Setup of build 96:
// gemm_mem
module gemm_mem(
  input wire clk,
  input wire rst,
  input wire out_rdy,
  input wire v0__read_req_rdy,
  input wire [31:0] v0__read_resp,
  input wire v0__read_resp_vld,
  input wire v0__write_completion_vld,
  input wire v0__write_req_rdy,
  input wire [31:0] v0_in,
  input wire v0_in_vld,
  input wire v1__read_req_rdy,
  input wire [31:0] v1__read_resp,
  input wire v1__read_resp_vld,
  input wire v1__write_completion_vld,
  input wire v1__write_req_rdy,
  input wire [31:0] v1_in,
  input wire v1_in_vld,
  input wire [31:0] C_rd_data,
  output wire [31:0] out,
  output wire out_vld,
  output wire [3:0] v0__read_req,
  output wire v0__read_req_vld,
  output wire v0__read_resp_rdy,
  output wire v0__write_completion_rdy,
  output wire [35:0] v0__write_req,
  output wire v0__write_req_vld,
  output wire v0_in_rdy,
  output wire [3:0] v1__read_req,
  output wire v1__read_req_vld,
  output wire v1__read_resp_rdy,
  output wire v1__write_completion_rdy,
  output wire [35:0] v1__write_req,
  output wire v1__write_req_vld,
  output wire v1_in_rdy,
  output wire [3:0] C_rd_addr,
  output wire C_rd_en,
  output wire [3:0] C_wr_addr,
  output wire [31:0] C_wr_data,
  output wire C_wr_en
);
export LEC_CHECK = 0
export CAP_MARGIN = 15
export CELL_PAD_IN_SITES_DETAIL_PLACEMENT = 0
export CORE_ASPECT_RATIO = 1.9
export CORE_MARGIN = 2
export CORE_UTILIZATION = 64
export CTS_CLUSTER_SIZE = 56
export MAX_ROUTING_LAYER = met4
export PLACE_DENSITY_LB_ADDON = 0.05
export SETUP_SLACK_MARGIN = -0.28
export SLEW_MARGIN = 35
create_clock -name core_clock -period 8.69 [get_ports {clk}]
run.sh (not shown) runs the stock make flow with config.mk's settings and CLKGATE_MAP_FILE=.
## Diff of input files: build 81 against build 96
==> flow/config.mk <==
export PLATFORM = sky130hd
export DESIGN_NAME = gemm_mem
export DESIGN_NICKNAME = gemm_mem
export VERILOG_FILES = /design/flow/design.v
export SDC_FILE = /design/flow/constraint.sdc
export NUM_CORES = 4
export LEC_CHECK = 0
export ABC_AREA = 1
export CAP_MARGIN = 20
export CORE_MARGIN = 2
export CORE_UTILIZATION = 71
export MAX_ROUTING_LAYER = met4
export PLACE_DENSITY = 0.78
export SLEW_MARGIN = 20
==> flow/constraint.sdc <==
create_clock -name core_clock -period 6.4 [get_ports {clk}]
set_input_delay 1.2800 -clock core_clock [delete_from_list [all_inputs] [get_ports {clk}]]
set_output_delay 1.2800 -clock core_clock [all_outputs]
set_load 0.01 [all_outputs]
Compared with build 96, clock-net power in build 81 increased by more than a quarter.
Net switching power figure went up by more than half going from build 96 to build 81.
Of build 81 and build 96, the run reporting the higher data required time of the critical path was build 96.
Build 81 vs. build 96: global-route usage went up by 4.2 points.
Against build 96, final setup slack of the worst path in build 81 came out worse.
Build 81: non-clock buffer count about 50% above build 96
Build 96 → build 81: count of mapped cells out of synthesis up about 23%, register share after synthesis down 0.77 points, pin count of the biggest net entering global routing down 37, antenna cell count up 5.
[flow] build 81 | stages: complete | final checks: fail | reason: setup timing
### build 81 -> build 36
diff --git a/flow/config.mk b/flow/config.mk
--- a/flow/config.mk
+++ b/flow/config.mk
@@ -8 +7,0 @@
-export ABC_AREA = 1
@@ -11,3 +10 @@
-export CORE_UTILIZATION = 71
-export MAX_ROUTING_LAYER = met4
-export PLACE_DENSITY = 0.78
+export CORE_UTILIZATION = 40
==> flow/constraint.sdc <==
create_clock -name core_clock -period 9.0 [get_ports {clk}]
set_input_delay 1.8000 -clock core_clock [delete_from_list [all_inputs] [get_ports {clk}]]
set_output_delay 1.8000 -clock core_clock [all_outputs]
set_load 0.01 [all_outputs]
Findings:
Build 36 against build 81: area share of xor/xnor cells in the synthesized design went up 1.6 points, combinational power went down 62%, overall power consumption went down about 30%, post-detailed-routing wire length went down about 23%, achievable frequency went up 3.8%.
[build 81] flow finished | final checks: failed | reasons: setup timing
Build 36 completed end to end with timing, DRC and antenna clean.
The lower post-CTS resize count came out of build 36.
Share of final layout cell area taken by non-clock buffers, build 81 and build 36: smaller value in build 36
--- input diff build 36..build 29 ---
diff --git a/flow/config.mk b/flow/config.mk
--- a/flow/config.mk
+++ b/flow/config.mk
@@ -10,0 +11 @@
+export SETUP_SLACK_MARGIN = 1.88
==> flow/constraint.sdc <==
create_clock -name core_clock -period 7.78 [get_ports {clk}]
set_input_delay 1.5560 -clock core_clock [delete_from_list [all_inputs] [get_ports {clk}]]
set_output_delay 1.5560 -clock core_clock [all_outputs]
set_load 0.01 [all_outputs]
Findings:
- Between build 29 and build 36, the final weighted congestion of routability-driven global placement is lower for build 29.
- Pin count of the biggest net entering global routing ended up 26% lower on build 29 than on build 36.
- Sequential-cell power consumption (build 29 vs. build 36) increases by more than 10%
- Compared with build 36, in build 29 post-CTS repair timing setup buffer count now larger, maximum frequency from static timing analysis now larger, ratio of total power to cell area now larger, register fraction of the total cell area now smaller.
- Global-route usage sits higher in build 29 than in build 36.
- Compared with build 36, build 29 shows static power due to leakage higher by about 3.6%.
- On non-clock buffer count: build 29 sits above build 36.
- For the power, build 29 came in 16% higher than build 36 did.
Power and IR drop assume default switching activity.
